==> flow/design.v <==
module APB_INT_Count#(
    parameter DATA_WIDTH = 32,
    parameter ADDR_WIDTH = 16
) 
(
    input  wire                     PCLK,         
    input  wire                     PRESETn,      
    input  wire                     PSEL,         
    input  wire                     PENABLE,      
    input  wire                     PWRITE,       
    input  wire [ADDR_WIDTH-1:0]    PADDR,        
    input  wire [DATA_WIDTH-1:0]    PWDATA,       
    output reg  [DATA_WIDTH-1:0]    PRDATA,       
    output reg                      PREADY,       
    output reg                      PSLVERR,      
    output  wire                    linux_irq,    
    output  wire                    lim_irq,      
    output  wire                    itim_irq,     
    input  wire                     linux_ack,    
    input  wire                     lim_ack,      
    input  wire                     itim_ack      
);
    reg [DATA_WIDTH-1:0] control_regs[0:3];           
    reg [DATA_WIDTH-1:0] linux_count[0:9];            
    reg [DATA_WIDTH-1:0] lim_count[0:9];              
    reg [DATA_WIDTH-1:0] itim_count[0:9];             
    reg invalid_access;   
    always @(posedge PCLK) begin
        if (!PRESETn) begin
            integer x;
            for (x = 0; x < 10; x = x + 1) begin
                linux_count[x] <= {DATA_WIDTH{1'b0}};
            end
        end else if (PSEL && PENABLE && PWRITE && (PADDR == 16'h0010)) begin
            linux_count[0] <= PWDATA;   
        end else if (linux_irq) begin
            linux_count[0] <= linux_count[0] + 1;
        end else if (linux_ack) begin
            integer j;
            for (j = 9; j > 0; j = j - 1) begin
                linux_count[j] <= linux_count[j-1];
            end
            linux_count[0] <= 0;
        end
    end
    always @(posedge PCLK) begin
        if (!PRESETn) begin
            integer y;
            for (y = 0; y < 10; y = y + 1) begin
                lim_count[y] <= {DATA_WIDTH{1'b0}};
            end
        end else if (PSEL && PENABLE && PWRITE && (PADDR == 16'h0040)) begin
            lim_count[0] <= PWDATA;   
        end else if (lim_irq) begin
            lim_count [0] <= lim_count[0] + 1;
        end else if (lim_ack) begin
            integer k;
            for (k = 9; k > 0; k = k - 1) begin 
                lim_count[k] <= lim_count[k-1];
            end
            lim_count[0] <= 0;
        end
    end
    always @(posedge PCLK) begin
        if (!PRESETn) begin
            integer z;
            for (z = 0; z < 10; z = z + 1) begin
                itim_count[z] <= {DATA_WIDTH{1'b0}};
            end
        end else if (PSEL && PENABLE && PWRITE && (PADDR == 16'h0080)) begin
            itim_count[0] <= PWDATA;   
        end else if (itim_irq) begin
            itim_count [0] <= itim_count[0] + 1;
        end else if (itim_ack) begin
            integer l;
            for (l = 9; l > 0; l = l - 1) begin
                itim_count[l] <= itim_count[l-1];
            end
            itim_count[0] <= 0;
        end
    end 
    localparam [31:0] VERSION = 32'h0000_0001;  
    assign linux_irq = control_regs[1][0];
    assign lim_irq = control_regs[2][0];
    assign itim_irq = control_regs[3][0];
    always @(posedge PCLK or negedge PRESETn) begin
        if (!PRESETn) begin
            integer i;
            for (i = 1; i < 4; i = i + 1) control_regs[i] <= {DATA_WIDTH{1'b0}};
            PREADY <= 1'b0;
            PRDATA <= {DATA_WIDTH{1'b0}};
            PSLVERR <= 1'b0;
            invalid_access <= 1'b0;
        end else begin
            PREADY <= 1'b1;
            PSLVERR <= 1'b0;
            if (linux_ack) begin
                control_regs[1][0] <= 0;
            end
            if (lim_ack) begin
                control_regs[2][0] <= 0;
            end            
            if (itim_ack) begin
                control_regs[3][0] <= 0;
            end
            invalid_access <= 1'b0;
            if (PSEL && PENABLE) begin
                if (PWRITE) begin  
                    case (PADDR)
                        16'h0000, 16'h0004, 16'h0008, 16'h000C:
                            control_regs[(PADDR >> 2)] <= PWDATA;
                        16'h0010, 16'h0040, 16'h0080: ;  
                        default: begin
                            invalid_access <= 1'b1;   
                        end
                    endcase
                end else begin
                    case (PADDR)
                        16'h0000: PRDATA <= VERSION;
                        16'h0004, 16'h0008, 16'h000C: PRDATA <= control_regs[(PADDR >> 2)];
                        16'h0010: PRDATA <= linux_count[0];
                        16'h0014: PRDATA <= linux_count[1];
                        16'h0018: PRDATA <= linux_count[2];
                        16'h001C: PRDATA <= linux_count[3];
                        16'h0020: PRDATA <= linux_count[4];
                        16'h0024: PRDATA <= linux_count[5];
                        16'h0028: PRDATA <= linux_count[6];
                        16'h002C: PRDATA <= linux_count[7];
                        16'h0030: PRDATA <= linux_count[8];
                        16'h0034: PRDATA <= linux_count[9];
                        16'h0040: PRDATA <= lim_count[0];
                        16'h0044: PRDATA <= lim_count[1];
                        16'h0048: PRDATA <= lim_count[2];
                        16'h004C: PRDATA <= lim_count[3];
                        16'h0050: PRDATA <= lim_count[4];
                        16'h0054: PRDATA <= lim_count[5];
                        16'h0058: PRDATA <= lim_count[6];
                        16'h005C: PRDATA <= lim_count[7];
                        16'h0060: PRDATA <= lim_count[8];
                        16'h0064: PRDATA <= lim_count[9];
                        16'h0080: PRDATA <= itim_count[0];
                        16'h0084: PRDATA <= itim_count[1];
                        16'h0088: PRDATA <= itim_count[2];
                        16'h008C: PRDATA <= itim_count[3];
                        16'h0090: PRDATA <= itim_count[4];
                        16'h0094: PRDATA <= itim_count[5];
                        16'h0098: PRDATA <= itim_count[6];
                        16'h009C: PRDATA <= itim_count[7];
                        16'h00A0: PRDATA <= itim_count[8];
                        16'h00A4: PRDATA <= itim_count[9];
                        default: begin
                            PRDATA <= {DATA_WIDTH{1'b0}};   
                            invalid_access <= 1'b1;         
                        end
                    endcase
                end 
                if (invalid_access) begin
                    PSLVERR <= 1'b1;
                    PREADY <= 1'b0;   
                end else begin
                    PSLVERR <= 1'b0;
                    PREADY <= 1'b1;   
                end
            end else begin
                    PREADY <= 1'b0;   
            end
        end
    end
endmodule
Settings: LEC_CHECK=0, ABC_AREA=1, CAP_MARGIN=40, CORE_ASPECT_RATIO=1.41, CORE_MARGIN=2, CORE_UTILIZATION=72, CTS_CLUSTER_DIAMETER=45, CTS_CLUSTER_SIZE=10, HOLD_SLACK_MARGIN=0.3, PLACE_DENSITY_LB_ADDON=0.17, SETUP_SLACK_MARGIN=1.12, SLEW_MARGIN=20, TNS_END_PERCENT=5; clock period 3.76 ns.
run.sh (not shown) runs the stock make flow with config.mk's settings and CLKGATE_MAP_FILE=.
The first run went through all stages and came out clean.
Then changed:
- ABC_AREA: 1 -> not set
- CAP_MARGIN: 40 -> 20
- CORE_ASPECT_RATIO: 1.41 -> not set
- CTS_CLUSTER_DIAMETER: 45 -> 374
- CTS_CLUSTER_SIZE: 10 -> 14
- HOLD_SLACK_MARGIN: 0.3 -> not set
- PLACE_DENSITY_LB_ADDON: 0.17 -> 0.06
- SETUP_SLACK_MARGIN: 1.12 -> not set
- TNS_END_PERCENT: 5 -> not set
- clock period: 3.76 -> 5.34 ns (I/O delays scaled with it)
Outcome: Wire length grows by about 9%; cell area shrinks by 10%; die size shrinks by 8.3%; first-iteration DRC count grows by 40%.
Then changed:
- CORE_UTILIZATION: 72 -> 66
- CTS_CLUSTER_DIAMETER: 374 -> not set
- CTS_CLUSTER_SIZE: 14 -> 62
- PLACE_DENSITY_LB_ADDON: 0.06 -> not set
- SETUP_SLACK_MARGIN: not set -> 1.28
- clock period: 5.34 -> 4.87 ns (I/O delays scaled with it)
What happened:
- power came out higher by 26%
- critical path depth climbs by 2
- register-to-register slack degrades by 0.19 ns
- final area increases by 4.8%
- synthesized cell count is unchanged
- setup slack is about the same

========
== run A ==
Starts from the design.v that is shown in full above.
export LEC_CHECK = 0
export CAP_MARGIN = 20
export CORE_MARGIN = 2
export CORE_UTILIZATION = 70
export CTS_CLUSTER_SIZE = 62
export SETUP_SLACK_MARGIN = 0.51
export SLEW_MARGIN = 20
create_clock -name core_clock -period 3.76 [get_ports {PCLK}]
The following lists how run B was set up differently from run A:
- SETUP_SLACK_MARGIN removed (was 0.51)
- CORE_UTILIZATION changed from 70 to 72
- CTS_CLUSTER_SIZE changed from 62 to 14
- PLACE_DENSITY_LB_ADDON newly set to 0.06
- CTS_CLUSTER_DIAMETER newly set to 100
- CAP_MARGIN changed from 20 to 40
- the clock period (ns, I/O delays scaled along) changed from 3.76 to 5.34
## What came out
In summary, run B completed successfully, with a layout that passed the timing, DRC and antenna checks. Run B: wire length about 2.3% below run A. As of run B, weighted congestion at the end of routability-driven global placement had risen slightly compared to run A. First element of the critical path: PADDR[1] -> run A, PADDR[13] -> run B. Fraction of power consumed by the clock network in run B is 6.2 points lower than in run A. Side by side, worst hold slack turned out higher in run B than in run A. Compared to run A, run B was floorplanned on a smaller die.
> inputs changed (run B -> run C)
- SLEW_MARGIN now 10, was 20
- PLACE_DENSITY_LB_ADDON no longer set, was 0.06
- CTS_CLUSTER_DIAMETER no longer set, was 100
- ABC_AREA now 1, previously not set
- CORE_MARGIN now 5, was 2
- GPL_TIMING_DRIVEN now 0, previously not set
- CTS_CLUSTER_SIZE now 95, was 14
- CORE_ASPECT_RATIO now 1.01, previously not set
- CELL_PAD_IN_SITES_DETAIL_PLACEMENT now 2, previously not set
- GPL_ROUTABILITY_DRIVEN now 0, previously not set
- MIN_ROUTING_LAYER now met2, previously not set
- CAP_MARGIN now 20, was 40
- CORE_UTILIZATION now 51, was 72
- the clock period (ns, I/O delays scaled along) now 7.14, was 5.34
Notes after the runs:
- For run C, the flow was terminated by a tool error in detailed placement and produced no final design.
- Between run C and run B, the synthesized-area fraction occupied by adder cells does not differ in any meaningful way.
- Die width (run B / run C): 0.80
- Taking run C over run B, the die size ratio works out to 1.6.
No activity file was given, so power comes from the tool's default toggle rates.
